==> inputs of run a <==
==> flow/design.v <==
`timescale 1ns/1ns
module Controller(input clk, rst, start, compare, flag, output InitYin, InitW1, InitW2, InitB, InitFlag, InitAlpha, LdX1, LdX2, LdT, Select2, LdYin, LdFlag, LdAlphaT, LdW1, LdW2, LdB,ReadEn,Ready, output [1:0] Select1, Sel1, Sel2);
	reg initYin, initW1, initW2, initB, initFlag, initAlpha, ldX1, ldX2, ldT, select2, ldYin, ldFlag, ldAlphaT, ldW1, ldW2, ldB;
	reg [1:0] select1, sel1, sel2;
	reg [3:0] ns, ps;
	reg ldCnt, cntDown;
	reg readEn, ready;
	wire co;
	reg [7:0] Cout;
	always@(ps, start, co, compare, flag)begin
		ns = 4'b0;
		case(ps)
			4'b0000: begin
				ns = (start)? 4'b0001 : 4'b0000;
			  end
			4'b0001: begin
				ns = 4'b0010;
				end
			4'b0010: begin
				ns = 4'b0011;
				end
			4'b0011: begin
				ns = 4'b0100;
				end
			4'b0100: begin
				ns = 4'b0101;
				end
			4'b0101: begin
				ns = compare ? 4'b0110 : 4'b1010;
				end
			4'b0110: begin
				ns = 4'b0111;
				end
			4'b0111: begin
				ns = 4'b1000;
				end
			4'b1000: begin
				ns = 4'b1001;
				end
			4'b1001: begin
				ns = 4'b1010;
				end
			4'b1010: begin
				ns = (co == 0) ? 4'b0010 : 
				     (flag == 1) ? 4'b1011 : 
				     (flag == 0) ? 4'b0000 : 4'b1010;
				end
			4'b1011: begin
			  ns = 4'b0010;
			  end
			default: ns = 4'b0000;
		endcase
	end
	always@(ps)begin
		{initYin, initW1, initW2, initB, initFlag, ldCnt, initAlpha, ldX1, ldX2, ldT, cntDown, select2, ldYin, ldFlag, ldAlphaT, ldW1, ldW2, ldB} = 18'b0;
		readEn = 1'b0;
		ready = 1'b0;
		select1 = 2'b0;
		sel1 = 2'b0;
		sel2 = 2'b0;
		case(ps)
			4'b0000: begin
				ready = 1;
			  end
			4'b0001: begin
				initW1 = 1;
				initW2 = 1;
				initB = 1;
				initYin = 1;
				ldCnt = 1;
				initAlpha = 1;
				end
			4'b0010: begin
				ldX1 = 1;
				ldX2 = 1;
				ldT = 1;
				cntDown = 1;
				readEn = 1;
				end
			4'b0011: begin
				sel1 = 2'b00;
				sel2 = 2'b01;
				select1 = 2'b01;
				select2 = 1;
				ldYin = 1;
				end
			4'b0100: begin
				sel1 = 2'b01;
				sel2 = 2'b10;
				select1 = 2'b00;
				select2 = 1;
				ldYin = 1;
				end
			4'b0101: begin
				end
			4'b0110: begin
				sel1 = 2'b10;
				sel2 = 2'b0;
				ldAlphaT = 1;
				ldFlag = 1;
				end
			4'b0111: begin
				sel1 = 2'b11;
				sel2 = 2'b01;
				select2 = 1;
				select1 = 2'b10;
				ldW1 = 1;
				end
			4'b1000: begin
				sel1 = 2'b11;
				sel2 = 2'b10;
				select2 = 1;
				select1 = 2'b11;
				ldW2 = 1;
				end
			4'b1001: begin
				select2 = 0;
				select1 = 2'b01;
				ldB = 1;
				end
			4'b1010: begin
				end
			4'b1011: begin
			  ldCnt = 1;
			  initFlag = 1;
			  end
		endcase
	end
	always@(posedge clk,posedge rst)begin
		if(rst) ps <= 4'b0000;
		else ps <= ns;
	end
	always@(posedge clk, posedge rst)begin
	  if(rst)
	    Cout = 8'b11001000;
	  else begin
	    if(ldCnt) Cout <= 8'b11001000;
	    else if(cntDown) Cout <= Cout - 1;
	  end
  end
  assign co = ~|{Cout};
  assign InitYin = initYin;
  assign InitW1 = initW1;
  assign InitW2 = initW2;
  assign InitB = initB;
  assign InitFlag = initFlag;
  assign LdCnt = ldCnt;
  assign InitAlpha = initAlpha;
  assign LdX1 = ldX1;
  assign LdX2 = ldX2;
  assign LdT = ldT;
  assign CntDown = cntDown;
  assign Select1 = select1;
  assign Select2 = select2;
  assign LdYin = ldYin;
  assign LdFlag = ldFlag;
  assign LdAlphaT = ldAlphaT;
  assign LdW1 = ldW1;
  assign LdW2 = ldW2;
  assign LdB = ldB;
  assign Sel1 = sel1;
  assign Sel2 = sel2;
  assign ReadEn = readEn;
  assign Ready = ready;
endmodule
`timescale 1ns/1ns
module FlagReg(input clk,rst,loadData,initVal, output out);
  reg outData;
  assign out = outData;
  always@(posedge clk, posedge rst)begin
    if(rst) outData <= 1'b0;
    else
    begin
      if(initVal) outData <= 1'b0;
      else
    begin
    if (loadData) outData <= 1'b1;
    else outData <= outData;
    end
  end
  end
endmodule
`timescale 1ns/1ns
module Reg2bit(input clk,rst,loadData,initVal, input [1:0] inData, output[1:0] out);
  reg [1:0] outData;
  assign out = outData;
  always@(posedge clk, posedge rst)begin
    if(rst) outData <= 2'b0;
    else
    begin
      if(initVal) outData <= 2'b0;
      else
    begin
    if (loadData) outData <= inData;
    else outData <= outData;
    end
  end
  end
endmodule
`timescale 1ns/1ns
module Reg3bit(input clk,rst,loadData,initVal, input [2:0] inData, output[2:0] out);
  reg [2:0] outData;
  assign out = outData;
  always@(posedge clk, posedge rst)begin
    if(rst) outData <= 3'b0;
    else
    begin
      if(initVal) outData <= 3'b0;
      else
    begin
    if (loadData) outData <= inData;
    else outData <= outData;
    end
  end
  end
endmodule
`timescale 1ns/1ns
module Reg7bit(input clk,rst,loadData,initVal, input [6:0] inData, output[6:0] out);
  reg [6:0] outData;
  assign out = outData;
  always@(posedge clk, posedge rst)begin
    if(rst) outData <= 7'b0;
    else
    begin
      if(initVal) outData <= 7'b0;
      else
    begin
    if (loadData) outData <= inData;
    else outData <= outData;
    end
  end
  end
endmodule
`timescale 1ns/1ns
module Reg14bit(input clk,rst,loadData,initVal, input [13:0] inData, output[13:0] out);
  reg [13:0] outData;
  assign out = outData;
  always@(posedge clk, posedge rst)begin
    if(rst) outData <= 14'b0;
    else
    begin
      if(initVal) outData <= 14'b0;
      else
    begin
    if (loadData) outData <= inData;
    else outData <= outData;
    end
  end
  end
endmodule
`timescale 1ns/1ns
module Mux2to1(input select, input [13:0]in1,in2, output [13:0]MuxOut);
  assign MuxOut = ~select ? in1 : in2;
endmodule
`timescale 1ns/1ns
module Mux4to1(input [1:0]select, input [13:0]in1,in2,in3,in4, output [13:0]MuxOut);
  assign MuxOut = select==2'b00 ? in1 :
          select==2'b01 ? in2 :
          select==2'b10 ? in3 :
          select==2'b11 ? in4 : 14'bz;
endmodule
`timescale 1ns/1ns
module adder( input [13:0] op1, op2, output [13:0] result );
  assign result = op1 + op2;
endmodule
`timescale 1ns/1ns
module multiplier( input [13:0] op1, op2, output [13:0] result );
  wire [27:0] w;
  wire signed [13:0] operand1,operand2;
  assign operand1 = op1;
  assign operand2 = op2;
  assign w = operand1 * operand2;
  assign result = w[21:8];
endmodule
`timescale 1ns/1ns
module DataPath(input clk,rst, input [6:0] x1Data,x2Data, input [1:0] tData, input InitYin, InitW1, InitW2, InitB, InitFlag, InitAlpha, LdX1, LdX2, LdT, Select2, LdYin, LdFlag, LdAlphaT, LdW1, LdW2, LdB, input [1:0]  Select1, Sel1, Sel2, output compare, flag, output[1:0] signYin, output[13:0] w1,w2,b,Yin);
  wire [6:0] x1,x2;
  wire [1:0] t;
  wire [2:0] alpha,alphaT;
  wire [13:0] AddOut,MultOut,MultOp1,MultOp2,AddOp1,AddOp2;
  wire [13:0] castedT,castedAlphaT,castedAlpha,castedX1,castedX2;
  assign castedT = t[1] ? {4'b1111, t, 8'b0}: {4'b0, t, 8'b0};
  assign castedAlphaT = alphaT[2] ? {5'b11111, alphaT, 6'b0}: {5'b0, alphaT, 6'b0};
  assign castedAlpha = alpha[2] ? {5'b11111, alpha, 6'b0}: {5'b0, alpha, 6'b0};
  assign castedX1 = x1[6] ? {3'b111, x1, 4'b0}: {3'b0, x1, 4'b0};
  assign castedX2 = x2[6] ? {3'b111, x2, 4'b0}: {3'b0, x2, 4'b0};
  FlagReg FLAG(clk,rst,LdFlag,InitFlag, flag);
  Reg2bit T(clk,rst,LdT,1'b0,tData,t);
  Reg3bit ALPHA(clk,rst,InitAlpha,1'b0,3'b011, alpha);
  Reg3bit ALPHAT(clk,rst,LdAlphaT,1'b0,MultOut[8:6], alphaT);
  Reg7bit X1(clk,rst,LdX1,1'b0,x1Data, x1);
  Reg7bit X2(clk,rst,LdX2,1'b0,x2Data, x2);
  Reg14bit W1(clk,rst,LdW1,InitW1,AddOut, w1);
  Reg14bit W2(clk,rst,LdW2,InitW2,AddOut, w2);
  Reg14bit B (clk,rst,LdB,InitB,AddOut, b);
  Reg14bit YIN (clk,rst,LdYin,InitYin,AddOut, Yin);
  Mux4to1 MULTOP1(Sel1,w1,w2,castedT,castedAlphaT, MultOp1);
  Mux4to1 MULTOP2(Sel2,castedAlpha,castedX1,castedX2,14'b0, MultOp2);
  Mux4to1 ADDOP1(Select1,Yin,b,w1,w2, AddOp1);
  Mux2to1 ADDOP2(Select2,castedAlphaT,MultOut, AddOp2);
  multiplier MULTIPLIER(MultOp1,MultOp2, MultOut);
  adder ADDER(AddOp1,AddOp2, AddOut);
  assign compare = (Yin == 14'b0) ? 1 : (Yin[13] ^ t[1]);
  assign signYin = Yin[13] ? 2'b11 : 2'b01;  
endmodule
`timescale 1ns/1ns
module LearningMachine(input clk,rst, start, input [6:0] x1Data,x2Data, input [1:0] tData, output[1:0] signYin, output[13:0] w1,w2,b,Yin,output ReadEn, Ready);
  wire [1:0]Select1, Sel1, Sel2;
  wire  flag, InitYin, InitW1, InitW2, InitB, InitFlag, InitAlpha, LdX1, LdX2, LdT, Select2, LdYin, LdFlag, LdAlphaT, LdW1, LdW2, LdB;
  Controller controller(clk, rst, start, compare, flag, InitYin, InitW1, InitW2, InitB, InitFlag, InitAlpha, LdX1, LdX2, LdT, Select2, LdYin, LdFlag, LdAlphaT, LdW1, LdW2, LdB, ReadEn, Ready, Select1, Sel1, Sel2);
  DataPath datapath(clk,rst, x1Data,x2Data, tData, InitYin, InitW1, InitW2, InitB, InitFlag, InitAlpha, LdX1, LdX2, LdT, Select2, LdYin, LdFlag, LdAlphaT, LdW1, LdW2, LdB, Select1, Sel1, Sel2, compare, flag, signYin, w1,w2,b,Yin);
endmodule
==> flow/run.sh <==
#!/bin/bash
# the make line also repeats each setting of config.mk as NAME=value (left out here)
make -C /OpenROAD-flow-scripts/flow DESIGN_CONFIG=/design/flow/config.mk WORK_HOME=/design/flow/orfs CLKGATE_MAP_FILE= finish
==> flow/config.mk <==
export PLATFORM = sky130hd
export DESIGN_NAME = LearningMachine
export DESIGN_NICKNAME = LearningMachine
export VERILOG_FILES = /design/flow/design.v
export SDC_FILE = /design/flow/constraint.sdc
export NUM_CORES = 4
export LEC_CHECK = 0
export CAP_MARGIN = 5
export CORE_MARGIN = 2
export CORE_UTILIZATION = 72
export CTS_CLUSTER_DIAMETER = 52
export CTS_CLUSTER_SIZE = 31
export PLACE_DENSITY = 0.65
export SETUP_SLACK_MARGIN = 0.21
export SLEW_MARGIN = 20
==> flow/constraint.sdc <==
create_clock -name core_clock -period 8.42 [get_ports {clk}]
set_input_delay 1.6840 -clock core_clock [delete_from_list [all_inputs] [get_ports {clk}]]
set_output_delay 1.6840 -clock core_clock [all_outputs]
set_load 0.01 [all_outputs]
==> inputs of run b, as changes to run a <==
- ABC_AREA: default -> 1
- CAP_MARGIN: 5 -> 20
- CORE_UTILIZATION: 72 -> 70
- CTS_CLUSTER_SIZE: 31 -> 30
- SETUP_SLACK_MARGIN: 0.21 -> 2.23
==> inputs of run c, as changes to run a <==
- ABC_AREA: default -> 1
- CAP_MARGIN: 5 -> 10
- CTS_CLUSTER_DIAMETER: 52 -> 26
- CTS_CLUSTER_SIZE: 31 -> 34
- GPL_TIMING_DRIVEN: default -> 1
- MAX_ROUTING_LAYER: default -> met4
- MIN_ROUTING_LAYER: default -> met1
- PLACE_DENSITY: 0.65 -> 0.75
- SETUP_SLACK_MARGIN: 0.21 -> default
==> flow/constraint.sdc (replaced) <==
create_clock -name core_clock -period 7.81 [get_ports {clk}]
set_input_delay 1.5620 -clock core_clock [delete_from_list [all_inputs] [get_ports {clk}]]
set_output_delay 1.5620 -clock core_clock [all_outputs]
set_load 0.01 [all_outputs]
==> inputs of run d, as changes to run a <==
- CAP_MARGIN: 5 -> 20
- CORE_UTILIZATION: 72 -> 8
- CTS_CLUSTER_DIAMETER: 52 -> default
- CTS_CLUSTER_SIZE: 31 -> default
- PLACE_DENSITY: 0.65 -> default
- SETUP_SLACK_MARGIN: 0.21 -> default
==> flow/constraint.sdc (replaced) <==
create_clock -name core_clock -period 13.7 [get_ports {clk}]
set_input_delay 2.7400 -clock core_clock [delete_from_list [all_inputs] [get_ports {clk}]]
set_output_delay 2.7400 -clock core_clock [all_outputs]
set_load 0.01 [all_outputs]
==> notes.org <==
* Implementation run

** Outcome
- Status :: no timing/DRC/antenna violations

** Worst setup path
- The timing report lists the critical path depth as 33 cells.

** Final layout
- The final layout report lists a non-clock buffer count of ~89.

** STA
- Relative slew slack :: 0.2789
- Per the final report, max-transition violations number 0.

** Global route
- Global-route track usage on met2 :: 0.06890
- Wire length of the first global-routing pass :: 47890 um
- GRT Resource Usage Total :: 0.05555

** Die
- In this run the standard cell core region covers 0.1108 mm2.
-- figures above: run d

==> notes.org <==
* Implementation run

** Outcome
- Status :: finished with violations
- Layout check faults :: setup timing

** Worst setup path
- Total stage count of the critical path :: 41

** Global route
- GRT Resource Usage Total :: 0.4138
- Global-route track usage on met2 :: 0.6397

** STA
- Setup slack on the critical path of the routed design comes to -0.1048 ns.
- Setup violations remaining at the end of the flow were counted as 8.
- Relative slew slack :: 0.4531
-- figures above: run c

==> notes.org <==
* Implementation run

** Die
- In this run the standard cell core region covers 0.01206 mm2.

** Global route
- The global routing report lists met2 layer usage as 0.6125.
- GRT Resource Usage Total :: 0.3896

** Outcome
- Status :: no timing/DRC/antenna violations

** Final layout
- The layout has 131 buffers outside the clock class.

** STA
- Final tally of max-slew violations :: 0
-- figures above: run a

==> notes.org <==
* Flow results

** Synthesis
- Counting instances in the post-synthesis netlist gives the leading cell types as 288 x nand2_1, 210 x inv_1, 109 x o21ai_0, 86 x dfrtp_1, 84 x fa_1.
- Avg Inst Size Synth :: 7.693 um2
- Cell count after synthesis :: 1191

** Die
- Core area :: 0.01272 mm2
- # rows :: 41
- Die Height :: 118.4 um

** Outcome
- The first error in the log reads "[ERROR DPL-0038] Utilization greater than 100%, impossible to legalize".
- The run stopped with a tool error.
- Stop stage :: global routing
-- figures above: run b


---

==> 05-15: inputs <==
RTL: the design.v shown in full above, as it stands there.
clock: 7.05 ns
lec_check: 0
cap_margin: 20
core_margin: 2
core_utilization: 66
slew_margin: 20
run.sh (not shown) runs the stock make flow with config.mk's settings and CLKGATE_MAP_FILE=.
==> 03-06: changes against 05-15 <==
CAP_MARGIN = 0   (was 20)
CORE_UTILIZATION = 40   (was 66)
MAX_ROUTING_LAYER = met4   (was default)
==> flow/constraint.sdc (replaced) <==
create_clock -name core_clock -period 12.0 [get_ports {clk}]
set_input_delay 2.4000 -clock core_clock [delete_from_list [all_inputs] [get_ports {clk}]]
set_output_delay 2.4000 -clock core_clock [all_outputs]
set_load 0.01 [all_outputs]
==> 03-27: changes against 05-15 <==
ABC_AREA = 1   (was default)
CORE_UTILIZATION = 64   (was 66)
CTS_CLUSTER_SIZE = 100   (was default)
==> flow/constraint.sdc (replaced) <==
create_clock -name core_clock -period 5.31 [get_ports {clk}]
set_input_delay 1.0620 -clock core_clock [delete_from_list [all_inputs] [get_ports {clk}]]
set_output_delay 1.0620 -clock core_clock [all_outputs]
set_load 0.01 [all_outputs]
==> comparison table <==
                                                                                        05-15                            03-06                     03-27
End point of the critical path                                       datapath.YIN.outData[13]         datapath.YIN.outData[13]                         -
Area-dominant cell class after layout                         multi-input combinational cells  multi-input combinational cells                         -
Seq/Total Area, Yosys                                                                   0.249                            0.249                     0.243
Endpoint of the worst hold path                                        datapath.X1.outData[2]           datapath.X1.outData[1]                         -
Fraction of the mapped netlist area in compound gates                                   0.136                            0.136                     0.119
Clock-pin slew on the worst setup and hold paths                                      0.07 ns                          0.08 ns                         -
Placeable Area                                                                    13200 sq um                      21900 sq um               13900 sq um
Setup TNS after final layout                                                        -23.61 ns                             0 ns                         -
Reg-to-reg slack, setup                                                              -1.18 ns                          2.86 ns                         -
Highest achievable clock rate                                                         121 MHz                          109 MHz                         -
Total count of max-transition violations in the final report                                0                                0                         -
Post-route core utilization                                                             0.938                            0.469                         -
Synthesized cell area                                                              8950 sq um                       8950 sq um                9160 sq um
Crit path from                                                               controller.ps[2]                 controller.ps[3]                         -
Critical path start-end classification                                   register to register             register to register                         -
Final non-clock buffer share                                                            0.187                           0.0823                         -
Warning total across the stage logs                                                        34                               29                         -
Total stage count of the critical path                                                     30                               33                         -
Number of cells in the finished layout apart from fillers                                1398                             1321                         -
Outcome                                                              finished with violations  no timing/DRC/antenna violations    stopped before the end
Stage where the flow stopped                                                                -                                -  global routing (5_1_grt)
Reasons for failing layout checks                                                setup timing                                -                         -
